== v46 ==
Design ConvEngine, start of the top module:
module ConvEngine (
    input         clk,
    input         rst,
    input  [31:0] DMAport,        
    input         acc_enable,     
    input         acc_clear,      
    output [31:0] result          
);
    wire [24:0] mux_out0, mux_out1, mux_out2, mux_out3, mux_out4, mux_out5;
    MUX demux (
        .DMAport(DMAport),
        .out0(mux_out0),
        .out1(mux_out1),
        .out2(mux_out2),
        .out3(mux_out3),
        .out4(mux_out4),
        .out5(mux_out5)
    );
    wire [23:0] reg_data [5:0];
    Register reg0 (
        .clk(clk),
        .rst(rst),
        .enable(mux_out0[0]),
        .datain(mux_out0[24:1]),
        .dataout(reg_data[0])
    );
    Register reg1 (
        .clk(clk),
        .rst(rst),
        .enable(mux_out1[0]),
        .datain(mux_out1[24:1]),
        .dataout(reg_data[1])
    );
    Register reg2 (
        .clk(clk),
        .rst(rst),
        .enable(mux_out2[0]),
        .datain(mux_out2[24:1]),
        .dataout(reg_data[2])
    );
    Register reg3 (
        .clk(clk),
        .rst(rst),
        .enable(mux_out3[0]),
        .datain(mux_out3[24:1]),
        .dataout(reg_data[3])
    );
    Register reg4 (
        .clk(clk),
        .rst(rst),
        .enable(mux_out4[0]),
        .datain(mux_out4[24:1]),
        .dataout(reg_data[4])
    );
    Register reg5 (
        .clk(clk),
        .rst(rst),
        .enable(mux_out5[0]),
        .datain(mux_out5[24:1]),
        .dataout(reg_data[5])
    );
    wire signed [7:0] pixel [8:0];
    wire signed [7:0] kernel [8:0];
    assign pixel[0] = reg_data[0][23:16];
    assign pixel[1] = reg_data[0][15:8];
    assign pixel[2] = reg_data[0][7:0];
    assign pixel[3] = reg_data[1][23:16];
    assign pixel[4] = reg_data[1][15:8];
    assign pixel[5] = reg_data[1][7:0];
  ...
Size in the first run: roughly 180 flip-flops, roughly 36000 um2 of cells after synthesis.
Settings: LEC_CHECK=0, CAP_MARGIN=0, CORE_ASPECT_RATIO=0.91, CORE_MARGIN=2, CORE_UTILIZATION=72, CTS_CLUSTER_DIAMETER=131, CTS_CLUSTER_SIZE=76, PLACE_DENSITY_LB_ADDON=0.0, SETUP_SLACK_MARGIN=1.6, SLEW_MARGIN=20; clock period 5.59 ns.
run.sh (not shown) runs the stock make flow with config.mk's settings and CLKGATE_MAP_FILE=.
v46: all stages done; final checks FAILED (setup timing).
Relative to v46, the following input files were edited for v32:
# v46
export LEC_CHECK = 0
export CAP_MARGIN = 0
export CORE_ASPECT_RATIO = 0.91
export CORE_MARGIN = 2
export CORE_UTILIZATION = 72
export CTS_CLUSTER_DIAMETER = 131
export CTS_CLUSTER_SIZE = 76
export PLACE_DENSITY_LB_ADDON = 0.0
export SETUP_SLACK_MARGIN = 1.6
export SLEW_MARGIN = 20
create_clock -name core_clock -period 5.59 [get_ports {clk}]
# v32
export LEC_CHECK = 0
export CAP_MARGIN = 20
export CORE_MARGIN = 2
export CORE_UTILIZATION = 40
export SLEW_MARGIN = 20
create_clock -name core_clock -period 16.0 [get_ports {clk}]
Findings:
v32 vs v46: final critical delay including setup and external delays up in v32
When v32 is measured against v46, its utilization after layout turns out 44 points lower.
From v46 to v32 the numbers moved as follows: design area now sits lower.
v46: complete, dirty (setup timing)
The final layout from v32, which completed every stage, passed the timing, DRC and antenna checks at the end of the flow.
Non-clock buffer count in the final layout delta for v32 relative to v46: 85% lower
v32: number of logic stages on the critical path including buffering about 7% below v46
[compare] base=v46 new=v32: wire length went down 21000 um, layout filler cell count saw an increase.
> inputs changed (v32 -> v6)
# v32
export LEC_CHECK = 0
export CAP_MARGIN = 20
export CORE_MARGIN = 2
export CORE_UTILIZATION = 40
export SLEW_MARGIN = 20
create_clock -name core_clock -period 16.0 [get_ports {clk}]
# v6
export LEC_CHECK = 0
export CAP_MARGIN = 20
export CORE_MARGIN = 2
export CORE_UTILIZATION = 24
export SLEW_MARGIN = 20
create_clock -name core_clock -period 10.9 [get_ports {clk}]
## What came out
v6 reports a higher area growth from synthesis to layout than v32 does. Die area (v6 / v32): 1.7. Length of routed met3 wiring on v6 is down relative to v32.
#### Input delta (v47 over v6)
# v6
export LEC_CHECK = 0
export CAP_MARGIN = 20
export CORE_MARGIN = 2
export CORE_UTILIZATION = 24
export SLEW_MARGIN = 20
create_clock -name core_clock -period 10.9 [get_ports {clk}]
# v47
export LEC_CHECK = 0
export CAP_MARGIN = 20
export CORE_MARGIN = 2
export CORE_UTILIZATION = 70
export CTS_CLUSTER_SIZE = 38
export MAX_ROUTING_LAYER = met4
export SLEW_MARGIN = 20
create_clock -name core_clock -period 6.47 [get_ports {clk}]
### Flow results
v47 completed end to end; final checks failed (setup timing).
v47 against v6: share of the final layout cell area in sequential cells went down, summed area of non-filler cells in the final layout increased about 7.5%.
Modified inputs, v42 compared to v47
# v47
export LEC_CHECK = 0
export CAP_MARGIN = 20
export CORE_MARGIN = 2
export CORE_UTILIZATION = 70
export CTS_CLUSTER_SIZE = 38
export MAX_ROUTING_LAYER = met4
export SLEW_MARGIN = 20
create_clock -name core_clock -period 6.47 [get_ports {clk}]
# v42
export LEC_CHECK = 0
export ABC_AREA = 1
export CAP_MARGIN = 20
export CORE_MARGIN = 2
export CORE_UTILIZATION = 62
export SLEW_MARGIN = 20
create_clock -name core_clock -period 10.9 [get_ports {clk}]
## What came out
Diff v47 -> v42: first-iteration DRC count went down by 8.9%; via total after detailed routing went down by 835; average cell area after synthesis went down by 1.8 um2; final critical-path required period went up by 0.25 ns.
Looking at uppermost metal layer occupied by signal nets, the met4 result is from v47; the met5 one comes from v42.
The layout from v47, despite a flow that completed every stage, fails the layout checks, with the failing checks listed as setup timing.
v42: all stages complete, timing, DRC and antenna checks passed


ConvEngine again, from the RTL that the note above started with.
clock: 5.28 ns
lec_check: 0
abc_area: 1
cap_margin: 20
core_aspect_ratio: 0.88
core_margin: 2
core_utilization: 72
cts_cluster_diameter: 238
cts_cluster_size: 32
max_routing_layer: met4
place_density_lb_addon: 0.06
setup_slack_margin: 1.57
slew_margin: 20
The baseline finished but fails on negative setup slack.
Then changed:
ABC_AREA = not set   (was 1)
CORE_ASPECT_RATIO = not set   (was 0.88)
CTS_CLUSTER_DIAMETER = not set   (was 238)
CTS_CLUSTER_SIZE = 38   (was 32)
PLACE_DENSITY_LB_ADDON = not set   (was 0.06)
SETUP_SLACK_MARGIN = not set   (was 1.57)
clock period = 6.42 ns   (was 5.28 ns; I/O delays follow)
The new run finished but fails on negative setup slack.
Cell area decreases by about 4.7%.
Hold slack is about the same.
First-iteration DRC count decreases by 27%.
Maximum frequency decreases by about 9%.
Via count decreases by 12%.
Worst setup slack gets better by 0.39 ns.
Wire length decreases by about 7.5%.
Critical path depth decreases by 3.
Non-clock buffer count decreases by 85.
Then changed:
CTS_CLUSTER_SIZE = not set   (was 38)
PLACE_DENSITY_LB_ADDON = 0.06   (was not set)
SETUP_SLACK_MARGIN = 1.93   (was not set)
clock period = 10.0 ns   (was 6.42 ns; I/O delays follow)
This time the run finished clean.
Area after synthesis does not change.
Die size stays the same.
Maximum frequency went down by a few percent.


run 1:
Starting RTL as in the previous note.
clock: 10.0 ns
lec_check: 0
abc_area: 1
cap_margin: 35
cell_pad_in_sites_detail_placement: 2
cell_pad_in_sites_global_placement: 3
core_margin: 8
core_utilization: 72
cts_cluster_diameter: 204
gpl_routability_driven: 0
gpl_timing_driven: 1
min_routing_layer: met2
place_density_lb_addon: 0.26
setup_slack_margin: 2.63
slew_margin: 20
tns_end_percent: 75
Run 1 never completed, since it errored out during global placement without I/O.
Relative to run 1, the following input files were edited for run 2:
- swapping 3 for 1 in CELL_PAD_IN_SITES_GLOBAL_PLACEMENT
- swapping 8 for 5 in CORE_MARGIN
--- outcome ---
Run 2: it failed with a tool error in detailed placement, so there are no final results.
Run 2 against run 1: combined area of all synthesized cells held; height of the die went down by about 2.5%; total core area shows no meaningful change; share of the yosys chip area belonging to registers ~0 delta; number of nets at floorplan essentially unchanged.
| starting utilization of the core area | run 2 vs run 1 | ≈ equal |
Overall die width in run 2 vs run 1: down 2.5%
Compared with run 1, in run 2 die size saw a decrease; synthesized flop and latch total saw little to no change; parity-gate share of the synthesized area counting xor and xnor cells saw little to no change.
## Diff of input files: run 3 against run 2
- a deleted MIN_ROUTING_LAYER that had been met2
- a change of CELL_PAD_IN_SITES_GLOBAL_PLACEMENT from 1 to 3
- a deleted GPL_ROUTABILITY_DRIVEN that had been 0
- a change of TNS_END_PERCENT from 75 to 80
- a deleted ABC_AREA that had been 1
- a change of CORE_MARGIN from 5 to 2
- a deleted CELL_PAD_IN_SITES_DETAIL_PLACEMENT that had been 2
### Flow results
- Stage in which a tool error killed run 3: global placement without I/O.
- Going from run 2 to run 3, number of nets produced by synthesis moved down, die size decreased 7.3%.
- Diff run 2 -> run 3: synthesis area per yosys moved down, area of the mapped netlist now sits lower.
Input changes introduced in run 4 (baseline for comparison: run 3):
- a deleted PLACE_DENSITY_LB_ADDON that had been 0.26
- an added ABC_AREA of 1
- a deleted SETUP_SLACK_MARGIN that had been 2.63
- an added PLACE_DENSITY of 0.81
- an added CTS_CLUSTER_SIZE of 100
- a change of CORE_UTILIZATION from 72 to 25
- a change of CTS_CLUSTER_DIAMETER from 204 to 367
- a change of CAP_MARGIN from 35 to 25
- a change of TNS_END_PERCENT from 80 to 25
- a deleted CELL_PAD_IN_SITES_GLOBAL_PLACEMENT that had been 3
- a deleted GPL_TIMING_DRIVEN that had been 1
Notes after the runs:
- Run 4: no failed stages, no open violations at the end
- Looking at synthesized cell count, run 4 sits 23% higher than run 3 does.
- Floorplan core density ended up 48 points lower on run 4 than on run 3.
- Against run 3, run 4 reports a post-synthesis sequential area ratio that is lower.
- Compared with run 3, run 4 shows a area of the core that is 0.097 mm² higher.


== red ==
Starting RTL as in the previous note.
clock: 8.98 ns
lec_check: 0
cap_margin: 0
core_aspect_ratio: 0.91
core_margin: 2
core_utilization: 72
cts_cluster_diameter: 131
cts_cluster_size: 76
place_density_lb_addon: 0.0
setup_slack_margin: 1.2
slew_margin: 20
Inputs modified between red and blue:
- removing PLACE_DENSITY_LB_ADDON (formerly 0.0)
- changing CAP_MARGIN from 0 to 20
- setting TNS_END_PERCENT to 10 for the first time
- removing CTS_CLUSTER_DIAMETER (formerly 131)
- changing CTS_CLUSTER_SIZE from 76 to 96
- removing CORE_ASPECT_RATIO (formerly 0.91)
- removing SETUP_SLACK_MARGIN (formerly 1.2)
- changing the clock period (ns, I/O delays scaled along) from 8.98 to 6.68
Notes after the runs:
Every stage of blue finished as expected; the final checks, on the other hand, flagged negative setup slack, which means the layout fails. Going from red to blue, well tap count +5.1%; count of flip-flops with a built-in enable after synthesis did not really move; summed instance area of the synthesized netlist closely matched the old numbers; worst slack on hold paths now sits lower; count of cell instances traversed by the critical path climbed 1. Relative to red, the cell depth of the worst hold path of blue is lower by 1. blue has less setup slack than red. red ended up with fewer cell instances than blue did. red was smaller in final cell area than blue.
[inputs] green vs blue
- CTS_CLUSTER_SIZE: 96 -> unset
- CORE_UTILIZATION: 72 -> 40
- TNS_END_PERCENT: 10 -> unset
- the clock period (ns, I/O delays scaled along): 6.68 -> 10.0
==> results <==
green went all the way through the flow, and no timing, DRC or antenna check failed. The run showing the greater final sum of negative setup slack is green. Cell area was higher in the run labelled blue. The lower worst endpoint required time came out of blue. Going from blue to green, number of well taps picked up an extra 501, number of standard cells in the layout, taps in and fillers out picked up an extra 163, global-route usage lost 22 points, post-synthesis chip area from yosys neither gained nor lost much, share of the core filled with cells lost 40 points.
Relative to green, the following input files were edited for orange:
- ABC_AREA now 1, previously not set
- CTS_CLUSTER_SIZE now 100, previously not set
- CTS_CLUSTER_DIAMETER now 367, previously not set
- TNS_END_PERCENT now 25, previously not set
- CORE_UTILIZATION now 58, was 40
- PLACE_DENSITY now 0.81, previously not set
- CORE_ASPECT_RATIO now 0.5, previously not set
- CAP_MARGIN now 25, was 20
--- outcome ---
- [compare] base=green new=orange: utilization of the core after routing picked up an extra 18 points, worst clock skew neither gained nor lost much, remaining max-slew budget at the tightest pin picked up an extra 6.8 points.
- Comparing minimum period implied by the final worst setup slack for green and orange, the bigger number came from green.
- Looking at synthesized area, orange sits above green.
- Measured against green, the die area of orange comes out at 0.71 times the reference value.
- | setup slack | lower: green |
- Going from green to orange, total detailed-routing wirelength grew by a few percent.
- Combinational share of cell area was higher in the run labelled green.
- When orange is measured against green, its critical path arrival turns out 0.37 ns lower.


Setup of job 9078:
The RTL this note starts from:
==> flow/design.v <==
module MUX(input [31:0] DMAport, output reg [24:0] out0, out1, out2, out3, out4, out5);
	always @ (*) begin
		out0 = 25'b0;
		out1 = 25'b0;
		out2 = 25'b0;
		out3 = 25'b0;
		out4 = 25'b0;
		out5 = 25'b0;
		case(DMAport[2:0])
			3'b000: out0 = DMAport[31:7];
			3'b001: out1 = DMAport[31:7];
			3'b010: out2 = DMAport[31:7];
			3'b011: out3 = DMAport[31:7];
			3'b100: out4 = DMAport[31:7];
			3'b101: out5 = DMAport[31:7];
			default:;
		endcase
	end
endmodule
module Register(input clk, input rst, input enable, input [23:0] datain, output reg [23:0] dataout);
	always @ (posedge clk or posedge rst) begin
		if (rst)
			dataout <= 24'b0;
		else if(enable)
			dataout <= datain;
	end
endmodule
module Wallace_BaughWooley (
    input  signed [7:0] a,
    input  signed [7:0] b,
    output signed [15:0] prod
);
    assign prod = a * b;
endmodule
module ConvEngine (
    input         clk,
    input         rst,
    input  [31:0] DMAport,        
    input         acc_enable,     
    input         acc_clear,      
    output [31:0] result          
);
    wire [24:0] mux_out0, mux_out1, mux_out2, mux_out3, mux_out4, mux_out5;
    MUX demux (
        .DMAport(DMAport),
        .out0(mux_out0),
        .out1(mux_out1),
        .out2(mux_out2),
        .out3(mux_out3),
        .out4(mux_out4),
        .out5(mux_out5)
    );
    wire [23:0] reg_data [5:0];
    Register reg0 (
        .clk(clk),
        .rst(rst),
        .enable(mux_out0[0]),
        .datain(mux_out0[24:1]),
        .dataout(reg_data[0])
    );
    Register reg1 (
        .clk(clk),
        .rst(rst),
        .enable(mux_out1[0]),
        .datain(mux_out1[24:1]),
        .dataout(reg_data[1])
    );
    Register reg2 (
        .clk(clk),
        .rst(rst),
        .enable(mux_out2[0]),
        .datain(mux_out2[24:1]),
        .dataout(reg_data[2])
    );
    Register reg3 (
        .clk(clk),
        .rst(rst),
        .enable(mux_out3[0]),
        .datain(mux_out3[24:1]),
        .dataout(reg_data[3])
    );
    Register reg4 (
        .clk(clk),
        .rst(rst),
        .enable(mux_out4[0]),
        .datain(mux_out4[24:1]),
        .dataout(reg_data[4])
    );
    Register reg5 (
        .clk(clk),
        .rst(rst),
        .enable(mux_out5[0]),
        .datain(mux_out5[24:1]),
        .dataout(reg_data[5])
    );
    wire signed [7:0] pixel [8:0];
    wire signed [7:0] kernel [8:0];
    assign pixel[0] = reg_data[0][23:16];
    assign pixel[1] = reg_data[0][15:8];
    assign pixel[2] = reg_data[0][7:0];
    assign pixel[3] = reg_data[1][23:16];
    assign pixel[4] = reg_data[1][15:8];
    assign pixel[5] = reg_data[1][7:0];
    assign pixel[6] = reg_data[2][23:16];
    assign pixel[7] = reg_data[2][15:8];
    assign pixel[8] = reg_data[2][7:0];
    assign kernel[0] = reg_data[3][23:16];
    assign kernel[1] = reg_data[3][15:8];
    assign kernel[2] = reg_data[3][7:0];
    assign kernel[3] = reg_data[4][23:16];
    assign kernel[4] = reg_data[4][15:8];
    assign kernel[5] = reg_data[4][7:0];
    assign kernel[6] = reg_data[5][23:16];
    assign kernel[7] = reg_data[5][15:8];
    assign kernel[8] = reg_data[5][7:0];
    wire signed [15:0] prod [8:0];
    Wallace_BaughWooley mult0 (.a(pixel[0]), .b(kernel[0]), .prod(prod[0]));
    Wallace_BaughWooley mult1 (.a(pixel[1]), .b(kernel[1]), .prod(prod[1]));
    Wallace_BaughWooley mult2 (.a(pixel[2]), .b(kernel[2]), .prod(prod[2]));
    Wallace_BaughWooley mult3 (.a(pixel[3]), .b(kernel[3]), .prod(prod[3]));
    Wallace_BaughWooley mult4 (.a(pixel[4]), .b(kernel[4]), .prod(prod[4]));
    Wallace_BaughWooley mult5 (.a(pixel[5]), .b(kernel[5]), .prod(prod[5]));
    Wallace_BaughWooley mult6 (.a(pixel[6]), .b(kernel[6]), .prod(prod[6]));
    Wallace_BaughWooley mult7 (.a(pixel[7]), .b(kernel[7]), .prod(prod[7]));
    Wallace_BaughWooley mult8 (.a(pixel[8]), .b(kernel[8]), .prod(prod[8]));
    wire signed [31:0] prod_ext [8:0];
    assign prod_ext[0] = {{16{prod[0][15]}}, prod[0]};
    assign prod_ext[1] = {{16{prod[1][15]}}, prod[1]};
    assign prod_ext[2] = {{16{prod[2][15]}}, prod[2]};
    assign prod_ext[3] = {{16{prod[3][15]}}, prod[3]};
    assign prod_ext[4] = {{16{prod[4][15]}}, prod[4]};
    assign prod_ext[5] = {{16{prod[5][15]}}, prod[5]};
    assign prod_ext[6] = {{16{prod[6][15]}}, prod[6]};
    assign prod_ext[7] = {{16{prod[7][15]}}, prod[7]};
    assign prod_ext[8] = {{16{prod[8][15]}}, prod[8]};
    wire signed [31:0] sum_products;
    assign sum_products = prod_ext[0] + prod_ext[1] + prod_ext[2] +
                          prod_ext[3] + prod_ext[4] + prod_ext[5] +
                          prod_ext[6] + prod_ext[7] + prod_ext[8];
    reg signed [31:0] accumulator;
    always @(posedge clk or posedge rst) begin
        if (rst) begin
            accumulator <= 32'b0;
        end else if (acc_clear) begin
            accumulator <= 32'b0;
        end else if (acc_enable) begin
            accumulator <= accumulator + sum_products;
        end
    end
    assign result = accumulator;
endmodule
make LEC_CHECK=0 CAP_MARGIN=15 CELL_PAD_IN_SITES_DETAIL_PLACEMENT=1 CORE_ASPECT_RATIO=0.66 CORE_MARGIN=9 CORE_UTILIZATION=42 CTS_CLUSTER_SIZE=73 GPL_ROUTABILITY_DRIVEN=0 GPL_TIMING_DRIVEN=1 HOLD_SLACK_MARGIN=0.2 SETUP_SLACK_MARGIN=0.65 SLEW_MARGIN=20 TNS_END_PERCENT=70 finish   # period 10.0 ns
Job 9078 ran to completion and came out clean on the timing, DRC and antenna checks.
--- input diff job 9078..job 1724 ---
Settings: CELL_PAD_IN_SITES_DETAIL_PLACEMENT no longer set, was 1; CAP_MARGIN now 25, was 15; SETUP_SLACK_MARGIN no longer set, was 0.65; CTS_CLUSTER_DIAMETER now 367, previously not set; CTS_CLUSTER_SIZE now 100, was 73; GPL_TIMING_DRIVEN no longer set, was 1; GPL_ROUTABILITY_DRIVEN no longer set, was 0; CORE_MARGIN now 2, was 9; CORE_ASPECT_RATIO no longer set, was 0.66; ABC_AREA now 0, previously not set; TNS_END_PERCENT now 25, was 70; HOLD_SLACK_MARGIN no longer set, was 0.2; PLACE_DENSITY now 0.81, previously not set; CORE_UTILIZATION now 16, was 42.
## What came out
- Comparing job 9078 and job 1724, the lower routed wire length is on job 1724.
- Looking at standard-cell row count, job 1724 sits about 100% higher than job 9078 does.
- Compared with job 9078, in job 1724 final standard cell count with taps included and fillers excluded went up by 1845.
> inputs changed (job 1724 -> job 4864)
Settings: swapping 0.81 for 0.36 in PLACE_DENSITY; swapping 16 for 65 in CORE_UTILIZATION.
--- outcome ---
Job 4864: post-route fraction of the period consumed by the critical path is 1.2 points higher than what job 1724 reported.
Looking at inserted tap cell count across job 4864 and job 1724, the one that comes out higher is job 1724.
Job 4864: done, clean on timing, DRC and antenna
In job 4864, clock period minus worst slack is higher than in job 1724.
